wip/tundra:
==> flow/design.v <==
module division(input clk, input rst, input start, input [31:0] dividendo, divisor,
                output [31:0] cociente, residuo, output done);
reg [31:0] shift_register;
reg [31:0] pre_divisor;
reg [31:0] cont;
reg idle;                       
reg done_r;                     
reg [15:0] resta, pre_cocido, res, cocido;
always @ (posedge clk) begin
  done_r <= 1'b0;
  if (rst) begin
    idle = 1'b1;
  end else if (idle) begin
    if (start) begin
      cont = 32'b0;
      shift_register = {8'b0, dividendo[15:0]};
      pre_cocido = 16'b0;
      pre_divisor = divisor;
      shift_register = shift_register << 1;
      cont = cont + 1'b1;
      idle = 1'b0;
    end
  end else begin
    if (cont < 5'd17) begin
      if (shift_register[31:16] < pre_divisor[15:0]) begin
        pre_cocido = pre_cocido << 1;
      end else begin
        resta = shift_register[31:16] - pre_divisor[15:0];
        pre_cocido = pre_cocido << 1;
        pre_cocido[0] = 1'b1;
        shift_register[31:16] = resta;
      end
      shift_register = shift_register << 1;
      cont = cont + 1'b1;
    end else begin
      cocido = pre_cocido;
      res = shift_register[31:16]>>1;
      idle = 1'b1;
      done_r <= 1'b1;
    end
  end
end
assign cociente = {16'b0, cocido};
assign residuo = {16'b0, res};
assign done = done_r;
endmodule
make LEC_CHECK=0 ABC_AREA=1 CAP_MARGIN=20 CORE_ASPECT_RATIO=0.69 CORE_MARGIN=2 CORE_UTILIZATION=72 CTS_CLUSTER_DIAMETER=355 CTS_CLUSTER_SIZE=10 PLACE_DENSITY=0.6 SLEW_MARGIN=20 TNS_END_PERCENT=5 finish   # period 2.74 ns
run.sh (not shown) runs the stock make flow with config.mk's settings and CLKGATE_MAP_FILE=.
diff inputs: wip/tundra => wip/amber
- removing TNS_END_PERCENT (formerly 5)
- changing CORE_UTILIZATION from 72 to 40
- removing CTS_CLUSTER_SIZE (formerly 10)
- removing CTS_CLUSTER_DIAMETER (formerly 355)
- removing CORE_ASPECT_RATIO (formerly 0.69)
- removing ABC_AREA (formerly 1)
- changing the clock period (ns, I/O delays scaled along) from 2.74 to 4.42
## What came out
wip/amber against wip/tundra: critical path depth fell 3, total instance count after detailed placement fell 230. Diff wip/tundra -> wip/amber: period utilization moved down; final critical-path setup slack moved up; routed length on met1 moved down; combinational power moved down. Post-placement cell area delta for wip/amber relative to wip/tundra: 10% lower.
Modified inputs, wip/harbor compared to wip/amber
- ABC_AREA now 1, previously not set
- CORE_UTILIZATION now 72, was 40
- the clock period (ns, I/O delays scaled along) now 2.55, was 4.42
From wip/amber to wip/harbor the numbers moved as follows: basic-gate share of the synthesized area counting and, or, nand and nor cells went up; number of gates on the worst path with buffers counted increased by 4 relative to the old numbers; amount of wire on met2 after detailed routing grew by 37%; minimum clock period after layout lost 0.76 ns; detailed-route via count went up by about 50%. Cmp wip/harbor and wip/amber / clock-buffer cell count / lower: wip/harbor. Final critical-path setup slack ended up 1.11 ns lower on wip/harbor than on wip/amber. wip/harbor vs. wip/amber: pin count of the biggest net entering global routing went down by about 33%.
Relative to wip/harbor, the following input files were edited for wip/zinc:
- CTS_CLUSTER_SIZE newly set to 95
- SETUP_SLACK_MARGIN newly set to 0.13
- CTS_CLUSTER_DIAMETER newly set to 193
- the clock period (ns, I/O delays scaled along) changed from 2.55 to 2.46
## What came out
wip/zinc does worse than wip/harbor on clock skew. wip/harbor -> wip/zinc: sum of internal, switching and leakage power decreased by a few percent. wip/zinc: full flow OK, the timing, DRC and antenna checks passed. wip/zinc does better than wip/harbor on post-layout minimum cycle time. Looking at register-to-register slack, wip/zinc sits above wip/harbor. The design area of wip/zinc was superior to that of wip/harbor. Of wip/zinc and wip/harbor, it is wip/zinc that has the lower critical path depth. Of wip/zinc and wip/harbor, the run reporting the lower via count of the first global-routing pass was wip/harbor. In the metrics for wip/zinc and wip/harbor, the one carrying the lower smallest setup slack after layout is wip/harbor.
Changes in wip/indigo relative to wip/zinc:
- CTS_CLUSTER_SIZE now 40, was 95
- SETUP_SLACK_MARGIN now 0.71, was 0.13
- CTS_CLUSTER_DIAMETER no longer set, was 193
- PLACE_DENSITY no longer set, was 0.6
- ABC_AREA no longer set, was 1
--- outcome ---
The flow ran to completion for all of wip/zinc and wip/indigo but wip/indigo, which stopped partway. wip/indigo did not finish; the tool stopped in 4_1_cts with error DPL-0038. [wip/indigo vs wip/zinc] HPWL reported at the end of detailed placement: lower in wip/indigo. Die size: wip/indigo is under wip/zinc. Share of the core filled by cells before placement: wip/zinc and wip/indigo compared, higher one is wip/indigo. In wip/indigo, the final estimated routing congestion in global placement came out 0.038 below the value in wip/zinc.

========
Starts from the design.v that is shown in full above.
Settings: LEC_CHECK=0, ABC_AREA=1, CAP_MARGIN=20, CORE_MARGIN=2, CORE_UTILIZATION=72, CTS_CLUSTER_SIZE=72, PLACE_DENSITY=0.64, SETUP_SLACK_MARGIN=-0.19, SLEW_MARGIN=20; clock period 2.46 ns.
The first run went through all stages and came out clean.
Edit:
Settings changed: CTS_CLUSTER_DIAMETER from default to 193, CTS_CLUSTER_SIZE 72 to 10, PLACE_DENSITY 0.64 to 0.6, SETUP_SLACK_MARGIN -0.19 to -0.24.
Result: The new run finished clean; power is unchanged; clock skew does not change; register-to-register slack barely changes; worst setup slack is unchanged; worst hold slack does not change; die area does not change; design area does not change.
Edit:
Settings changed: CTS_CLUSTER_DIAMETER 193 to default, CTS_CLUSTER_SIZE 10 to 72, PLACE_DENSITY 0.6 to 0.95, SETUP_SLACK_MARGIN -0.24 to 0.48.
Result: The new run aborted during global routing (5_1_grt), error DPL-0038. Die size stays the same. Synthesized area does not change. Synthesized cell count does not change.
Edit:
Settings changed: ABC_AREA 1 to default, CTS_CLUSTER_DIAMETER from default to 357, CTS_CLUSTER_SIZE 72 to default, PLACE_DENSITY 0.95 to 0.37, SETUP_SLACK_MARGIN 0.48 to -0.19.
The changed run ran to the end with violations: negative setup slack; die size came out lower by 11%; synthesized cell count came out lower by 37%; area after synthesis falls by 12%.

========
Setup of run A:
Starts from the design.v that is shown in full above.
Settings: LEC_CHECK=0, ABC_AREA=0, CAP_MARGIN=30, CORE_MARGIN=4, CORE_UTILIZATION=26, CTS_CLUSTER_DIAMETER=233, PLACE_DENSITY_LB_ADDON=0.09, SLEW_MARGIN=20; clock period 4.9 ns.
Both conditions hold for run A: the flow ran to the end and the final layout passed the timing, DRC and antenna checks.
--- input diff run A..run B ---
--- a/flow/config.mk
+++ b/flow/config.mk
@@ -8,7 +8,9 @@
 export ABC_AREA = 0
 export CAP_MARGIN = 30
-export CORE_MARGIN = 4
-export CORE_UTILIZATION = 26
+export CORE_MARGIN = 2
+export CORE_UTILIZATION = 72
 export CTS_CLUSTER_DIAMETER = 233
+export CTS_CLUSTER_SIZE = 81
 export PLACE_DENSITY_LB_ADDON = 0.09
+export SETUP_SLACK_MARGIN = -0.15
 export SLEW_MARGIN = 20
--- outcome ---
- Run B vs run A, sequential share of layout area went up by 1.6 points.
- Tightest slew margin relative to the limit: run B vs run A up 19 points
- Cell area reported after detailed placement: run B < run A
- Looking at clock latency on the worst-skew pair, run B sits 0.12 ns higher than run A does.
- From run A to run B the numbers moved as follows: global routing met3 resource utilization now sits higher; area of all placed cells without fillers now sits lower; register-to-register slack now sits higher.
- The wire length after detailed routing in run B sits about 11% above the value recorded for run A.
- in -> reg as the startpoint-to-endpoint class of the critical path was reported by run A, and reg -> reg by run B.
- When run B is set beside run A, its weighted congestion at the end of routability-driven global placement turns out to be 20% larger.
- On floorplan-stage core utilization: between run A and run B, it ends up lower for run A.
Here is what was changed in the inputs of run C compared with run B.
--- a/flow/config.mk
+++ b/flow/config.mk
@@ -9,8 +9,5 @@
 export CAP_MARGIN = 30
 export CORE_MARGIN = 2
-export CORE_UTILIZATION = 72
+export CORE_UTILIZATION = 63
 export CTS_CLUSTER_DIAMETER = 233
-export CTS_CLUSTER_SIZE = 81
-export PLACE_DENSITY_LB_ADDON = 0.09
-export SETUP_SLACK_MARGIN = -0.15
 export SLEW_MARGIN = 20
==> flow/constraint.sdc <==
create_clock -name core_clock -period 2.47 [get_ports {clk}]
set_input_delay 0.4940 -clock core_clock [delete_from_list [all_inputs] [get_ports {clk}]]
set_output_delay 0.4940 -clock core_clock [all_outputs]
set_load 0.01 [all_outputs]
Notes after the runs:
- Of run C and run B, run B shows the higher detailed-routing wirelength on met1, with run C below it.
- Delta (run C minus run B): smallest hold slack ~0 delta, clock buffer instance count of the final layout rose 4, multi-input combinational area share climbed 0.16 points, finished layout cell area increased by 2.5% relative to the old numbers, footprint of the flip-flops and latches saw little to no change.
#### Input delta (run D over run C)
--- a/flow/config.mk
+++ b/flow/config.mk
@@ -9,5 +9,7 @@
 export CAP_MARGIN = 30
 export CORE_MARGIN = 2
-export CORE_UTILIZATION = 63
+export CORE_UTILIZATION = 72
 export CTS_CLUSTER_DIAMETER = 233
+export CTS_CLUSTER_SIZE = 59
+export SETUP_SLACK_MARGIN = 0.3
 export SLEW_MARGIN = 20
[summary]
Finished, but not clean: run D, with negative setup slack.
Delta (run D minus run C): final area saw an increase, global-route met3 utilization went up by 3.3 points, power share of the clock group increased by 1.0 points relative to the old numbers.
Number of non-filler instances in the completed layout ends up higher on run C.
[compare] base=run C new=run D: logic gate share of total power up 2.7 points; least setup slack across all paths after layout down 0.42 ns; number of clock-tree buffers in the layout down 2.
Compared with run C, in run D overall power climbed about 9%, synthesis-to-finish area growth up 6.3 points.
Detailed placer's ending HPWL of run D exceeds that of run C by more than 10%.
Cmp run C and run D / violation tally from detailed-route iteration zero / lower: run C
Relative to run D, the following input files were edited for run E:
--- a/flow/config.mk
+++ b/flow/config.mk
@@ -9,7 +9,6 @@
 export CAP_MARGIN = 30
 export CORE_MARGIN = 2
-export CORE_UTILIZATION = 72
+export CORE_UTILIZATION = 70
 export CTS_CLUSTER_DIAMETER = 233
-export CTS_CLUSTER_SIZE = 59
-export SETUP_SLACK_MARGIN = 0.3
+export GPL_ROUTABILITY_DRIVEN = 0
 export SLEW_MARGIN = 20
==> flow/constraint.sdc <==
create_clock -name core_clock -period 2.46 [get_ports {clk}]
set_input_delay 0.4920 -clock core_clock [delete_from_list [all_inputs] [get_ports {clk}]]
set_output_delay 0.4920 -clock core_clock [all_outputs]
set_load 0.01 [all_outputs]
--- outcome ---
Re required time of the worst setup path: run E and run D aren't equal, and the higher value belongs to run D. The layout from run E, despite a flow that completed every stage, fails the layout checks, with the failing checks listed as negative setup slack. Run E vs run D, final-layout worst hold slack went up by 0.010 ns. Relative to run D, the routed length on met3 measured on run E has decreased by more than half. Run E ends up with higher proportion of power drawn by the clock network than run D does. Routed wire length (run D / run E): 1.5. Compared with run D, in run E part of the total power dissipated in combinational logic -2.9 points; worst reg-to-reg path cell count +1; number of buffers inserted to repair setup after CTS -9. Relative to run D, fmax has gone up in run E. Higher share of the clock period used by the worst path was reported by run D, not run E.
--- input diff run E..run F ---
--- a/flow/config.mk
+++ b/flow/config.mk
@@ -6,9 +6,8 @@
 export NUM_CORES = 4
 export LEC_CHECK = 0
-export ABC_AREA = 0
-export CAP_MARGIN = 30
+export CAP_MARGIN = 20
 export CORE_MARGIN = 2
-export CORE_UTILIZATION = 70
-export CTS_CLUSTER_DIAMETER = 233
-export GPL_ROUTABILITY_DRIVEN = 0
+export CORE_UTILIZATION = 72
+export CTS_CLUSTER_SIZE = 39
+export SETUP_SLACK_MARGIN = -0.05
 export SLEW_MARGIN = 20
==> comparison <==
Run F completed end to end; final checks failed (negative setup slack).
Going from run E to run F, the die area was shrunk.
Run E vs run F, launching instance or port of the critical path: pre_divisor[0] vs shift_register[19]
On switching fraction of total power: between run F and run E, it ends up higher for run F.
Per the comparison of run F with run E, worst hold slack lost 0.021 ns; routed wire length higher; setup TNS fell by 4.05 ns; multi-input gate share of the layout cell area up 0.35 points; data required time of the worst path now larger.
Worst slack at placement: run E vs run F, no meaningful difference
Of run F and run E, it is run F that has the higher maximum resistive drop on vdd.
Power figures rest on the tool's default switching activity, not on a simulated workload.
